// dut
module dut #(
    parameter int DATAW = 16
)(
    input  wire                 clk,
    input  wire                 rst_n,
    input  wire                 in_valid,
    output wire                 in_ready,
    input  wire signed [DATAW-1:0] in_data,
    output reg                  out_valid,
    input  wire                 out_ready,
    output reg signed [2*DATAW-1:0] out_data
);
    assign in_ready = rst_n && (!out_valid || out_ready);
    always @(posedge clk or negedge rst_n) begin
        if (!rst_n) begin
            out_valid <= 1'b0;
            out_data  <= '0;
        end else begin
            if (in_valid && in_ready) begin
                out_data  <= in_data * in_data;  
                out_valid <= 1'b1;
            end else if (out_valid && out_ready) begin
                out_valid <= 1'b0;
            end
        end
    end
endmodule
For scale: ~1100 cells after synthesis, ~32 flip-flops, about 54 I/O pins.
==> flow/config.mk <==
export PLATFORM = sky130hd
export DESIGN_NAME = dut
export DESIGN_NICKNAME = dut
export VERILOG_FILES = /design/flow/design.v
export SDC_FILE = /design/flow/constraint.sdc
export NUM_CORES = 4
export LEC_CHECK = 0
export ABC_AREA = 0
export CAP_MARGIN = 35
export CELL_PAD_IN_SITES_DETAIL_PLACEMENT = 0
export CORE_ASPECT_RATIO = 1.41
export CORE_MARGIN = 2
export CORE_UTILIZATION = 70
export CTS_CLUSTER_DIAMETER = 29
export CTS_CLUSTER_SIZE = 15
export GPL_ROUTABILITY_DRIVEN = 1
export GPL_TIMING_DRIVEN = 1
export PLACE_DENSITY_LB_ADDON = 0.25
export SETUP_SLACK_MARGIN = 0.76
export SLEW_MARGIN = 10
export TNS_END_PERCENT = 45
==> flow/constraint.sdc <==
create_clock -name core_clock -period 6.88 [get_ports {clk}]
set_input_delay 1.3760 -clock core_clock [delete_from_list [all_inputs] [get_ports {clk}]]
set_output_delay 1.3760 -clock core_clock [all_outputs]
set_load 0.01 [all_outputs]
run.sh (not shown) runs the stock make flow with config.mk's settings and CLKGATE_MAP_FILE=.
The baseline died in 5_1_grt on GRT-0116.
Next try:
ABC_AREA = not set   (was 0)
CAP_MARGIN = 20   (was 35)
CELL_PAD_IN_SITES_DETAIL_PLACEMENT = not set   (was 0)
CORE_ASPECT_RATIO = not set   (was 1.41)
CORE_UTILIZATION = 56   (was 70)
CTS_CLUSTER_DIAMETER = not set   (was 29)
CTS_CLUSTER_SIZE = not set   (was 15)
GPL_ROUTABILITY_DRIVEN = not set   (was 1)
GPL_TIMING_DRIVEN = not set   (was 1)
PLACE_DENSITY = 0.6   (was not set)
PLACE_DENSITY_LB_ADDON = not set   (was 0.25)
SETUP_SLACK_MARGIN = not set   (was 0.76)
SLEW_MARGIN = 40   (was 10)
TNS_END_PERCENT = not set   (was 45)
clock period = 7.5 ns   (was 6.88 ns; I/O delays follow)
What happened:
- Now the flow completed without violations
- synthesized area does not change
- die area grows by 24%
- synthesized cell count is unchanged
Next try:
CORE_UTILIZATION = 19   (was 56)
GPL_ROUTABILITY_DRIVEN = 0   (was not set)
GPL_TIMING_DRIVEN = 0   (was not set)
PLACE_DENSITY = not set   (was 0.6)
SLEW_MARGIN = 20   (was 40)
The changed run ran to the end with no violations.
Worst setup slack degrades by 0.044 ns.
Sequential cell count stays the same.

* * *

## job 8343
dut again, from the RTL that the note above started with.
Settings: LEC_CHECK=0, ABC_AREA=0, CAP_MARGIN=35, CELL_PAD_IN_SITES_DETAIL_PLACEMENT=0, CORE_ASPECT_RATIO=1.41, CORE_MARGIN=2, CORE_UTILIZATION=65, CTS_CLUSTER_DIAMETER=29, GPL_ROUTABILITY_DRIVEN=1, GPL_TIMING_DRIVEN=1, SETUP_SLACK_MARGIN=0.76, SLEW_MARGIN=10, TNS_END_PERCENT=45; clock period 6.88 ns.
Every stage of the flow completed for job 8343, and the final layout passed the timing, DRC and antenna checks.
The following lists how job 4687 was set up differently from job 8343:
- PLACE_DENSITY_LB_ADDON now 0.27, previously not set
- CORE_ASPECT_RATIO no longer set, was 1.41
- TNS_END_PERCENT no longer set, was 45
- CELL_PAD_IN_SITES_DETAIL_PLACEMENT no longer set, was 0
- SLEW_MARGIN now 20, was 10
- CTS_CLUSTER_DIAMETER no longer set, was 29
- GPL_TIMING_DRIVEN no longer set, was 1
- CORE_UTILIZATION now 72, was 65
- GPL_ROUTABILITY_DRIVEN no longer set, was 1
- CAP_MARGIN now 20, was 35
- SETUP_SLACK_MARGIN no longer set, was 0.76
- ABC_AREA no longer set, was 0
- the clock period (ns, I/O delays scaled along) now 7.0, was 6.88
Notes after the runs:
Of job 8343 and job 4687, just one finished clean: job 8343. | job 4687 | all stages done | FAIL | negative setup slack |. Job 4687 against job 8343: share of the cycle needed by the critical path after routing went up 8.1 points, wire length went up, instance count after placement with tap cells included lost 1.7%. A origin of the worst setup path of in_data[11] is what job 4687 shows, while in_data[4] belongs to job 8343. Summary of job 4687 over job 8343: area growth from synthesis to final layout now sits lower; clock latency at the later pin of the worst-skew pair now sits at about the same level. From job 8343 to job 4687 the numbers moved as follows: register share of the cell area went up 0.45 points; arrival time at the worst endpoint went up.
#### Input delta (job 7576 over job 4687)
- clearing PLACE_DENSITY_LB_ADDON, which used to be 0.27
- swapping 72 for 64 in CORE_UTILIZATION
- swapping 7.0 for 5.81 in the clock period (ns, I/O delays scaled along)
Job 7576: all stages done; final checks FAILED (negative setup slack). [job 4687] flow finished | final checks: failed | reasons: negative setup slack. Compared with job 4687, job 7576 shows a count of placed standard cells in the final layout, fillers left out that is 135 higher. Compared to job 4687, the router laid down more metal wire for job 7576. Going from job 4687 to job 7576, sequential cell area share has decreased; setup slack has decreased; critical path depth has remained practically unchanged; first-pass GRT wire length has increased. [job 7576] setup TNS fell 9.23 ns relative to job 4687. Per the comparison of job 7576 with job 4687, core utilization before placement went down by 8.6 points; post-detailed-placement half-perimeter wirelength went down by about 9%.
Setup changes, job 7576 to job 3080
- setting PLACE_DENSITY to 0.6 for the first time
- changing CORE_UTILIZATION from 64 to 40
- changing the clock period (ns, I/O delays scaled along) from 5.81 to 7.29
Results
Cmp job 3080 and job 7576 / die footprint / higher: job 3080. Compared job 7576 against job 3080; hold slack within noise. CTS clock-pin slew for the worst setup and hold paths across job 3080 and job 7576: no real change. Total number of nets in the final design: higher on job 7576. Job 3080 vs job 7576 — non-clock buffer count dropped by more than half. Every stage of the flow completed for job 3080, and the final layout passed the timing, DRC and antenna checks.

* * *

## build 20
Starting RTL as in the previous note.
Settings: LEC_CHECK=0, CAP_MARGIN=5, CELL_PAD_IN_SITES_DETAIL_PLACEMENT=2, CELL_PAD_IN_SITES_GLOBAL_PLACEMENT=3, CORE_MARGIN=7, CORE_UTILIZATION=40, PLACE_DENSITY=0.6, SLEW_MARGIN=20; clock period 4.27 ns.
Status(build 20) = ERROR, stage = clock tree synthesis
[inputs] build 9 vs build 20
Settings: a change of CAP_MARGIN from 5 to 20; a deleted CELL_PAD_IN_SITES_GLOBAL_PLACEMENT that had been 3; a change of CORE_UTILIZATION from 40 to 65; a deleted CELL_PAD_IN_SITES_DETAIL_PLACEMENT that had been 2; a change of CORE_MARGIN from 7 to 2; a change of the clock period (ns, I/O delays scaled along) from 4.27 to 6.23.
## What came out
Build 9: flow complete, layout not clean; failing: setup timing
Build 9 ended up with a higher starting utilization of the core area than build 20 did.
Diff build 20 -> build 9: area inside the core boundary shows a reduction of about 40%, area of placed instances went down.
Here is what was changed in the inputs of build 62 compared with build 9.
Settings: setting CTS_CLUSTER_DIAMETER to 189 for the first time; changing CORE_UTILIZATION from 65 to 64; setting CTS_CLUSTER_SIZE to 96 for the first time; setting ABC_AREA to 1 for the first time; setting TNS_END_PERCENT to 10 for the first time; changing the clock period (ns, I/O delays scaled along) from 6.23 to 4.05.
Findings:
- Build 62 completed end to end; final checks failed (setup timing).
- The synthesis-to-finish area growth was comparable across build 62 and build 9.
- Of the two values seen for critical path startpoint, in_data[5] was produced by build 62 and in_data[3] by build 9.
- Build 9 → build 62: global-route usage rose 2.7 points, non-clock buffer count rose 13.
The following lists how build 47 was set up differently from build 62:
Settings: TNS_END_PERCENT changed from 10 to 5; SETUP_SLACK_MARGIN newly set to 1.12; ABC_AREA removed (was 1); CTS_CLUSTER_SIZE removed (was 96); CORE_UTILIZATION changed from 64 to 65; CTS_CLUSTER_DIAMETER removed (was 189); the clock period (ns, I/O delays scaled along) changed from 4.05 to 7.5.
Findings:
Combined buffer and inverter count along the critical path, build 47 and build 62, higher one = build 62.
Compared to build 62, build 47 has via count about 23% lower.
Layout checks on build 62: not met. Flow itself completed; violations: setup timing.
The final layout from build 47, which completed every stage, passed the timing, DRC and antenna checks at the end of the flow.
Build 47 vs. build 62: simple-gate share of the synthesized area went down by 7.7 points.

* * *

dut again, from the RTL that the note above started with.
==> flow/config.mk <==
export PLATFORM = sky130hd
export DESIGN_NAME = dut
export DESIGN_NICKNAME = dut
export VERILOG_FILES = /design/flow/design.v
export SDC_FILE = /design/flow/constraint.sdc
export NUM_CORES = 4
export LEC_CHECK = 0
export CAP_MARGIN = 15
export CELL_PAD_IN_SITES_DETAIL_PLACEMENT = 2
export CELL_PAD_IN_SITES_GLOBAL_PLACEMENT = 3
export CORE_ASPECT_RATIO = 0.61
export CORE_MARGIN = 7
export CORE_UTILIZATION = 40
export GPL_ROUTABILITY_DRIVEN = 0
export MAX_ROUTING_LAYER = met4
export PLACE_DENSITY = 0.6
export SLEW_MARGIN = 25
export TNS_END_PERCENT = 90
==> flow/constraint.sdc <==
create_clock -name core_clock -period 4.27 [get_ports {clk}]
set_input_delay 0.8540 -clock core_clock [delete_from_list [all_inputs] [get_ports {clk}]]
set_output_delay 0.8540 -clock core_clock [all_outputs]
set_load 0.01 [all_outputs]
The starting point failed in 4_1_cts, error DPL-0033.
Change:
==> flow/config.mk (replaced) <==
export PLATFORM = sky130hd
export DESIGN_NAME = dut
export DESIGN_NICKNAME = dut
export VERILOG_FILES = /design/flow/design.v
export SDC_FILE = /design/flow/constraint.sdc
export NUM_CORES = 4
export LEC_CHECK = 0
export CAP_MARGIN = 20
export CORE_MARGIN = 2
export CORE_UTILIZATION = 40
export PLACE_DENSITY = 0.6
export SLEW_MARGIN = 20
==> flow/constraint.sdc (replaced) <==
create_clock -name core_clock -period 7.5 [get_ports {clk}]
set_input_delay 1.5000 -clock core_clock [delete_from_list [all_inputs] [get_ports {clk}]]
set_output_delay 1.5000 -clock core_clock [all_outputs]
set_load 0.01 [all_outputs]
Effect:
- This time the run finished clean
- area after synthesis does not change
- die size goes down by 12%
- synthesized cell count is unchanged
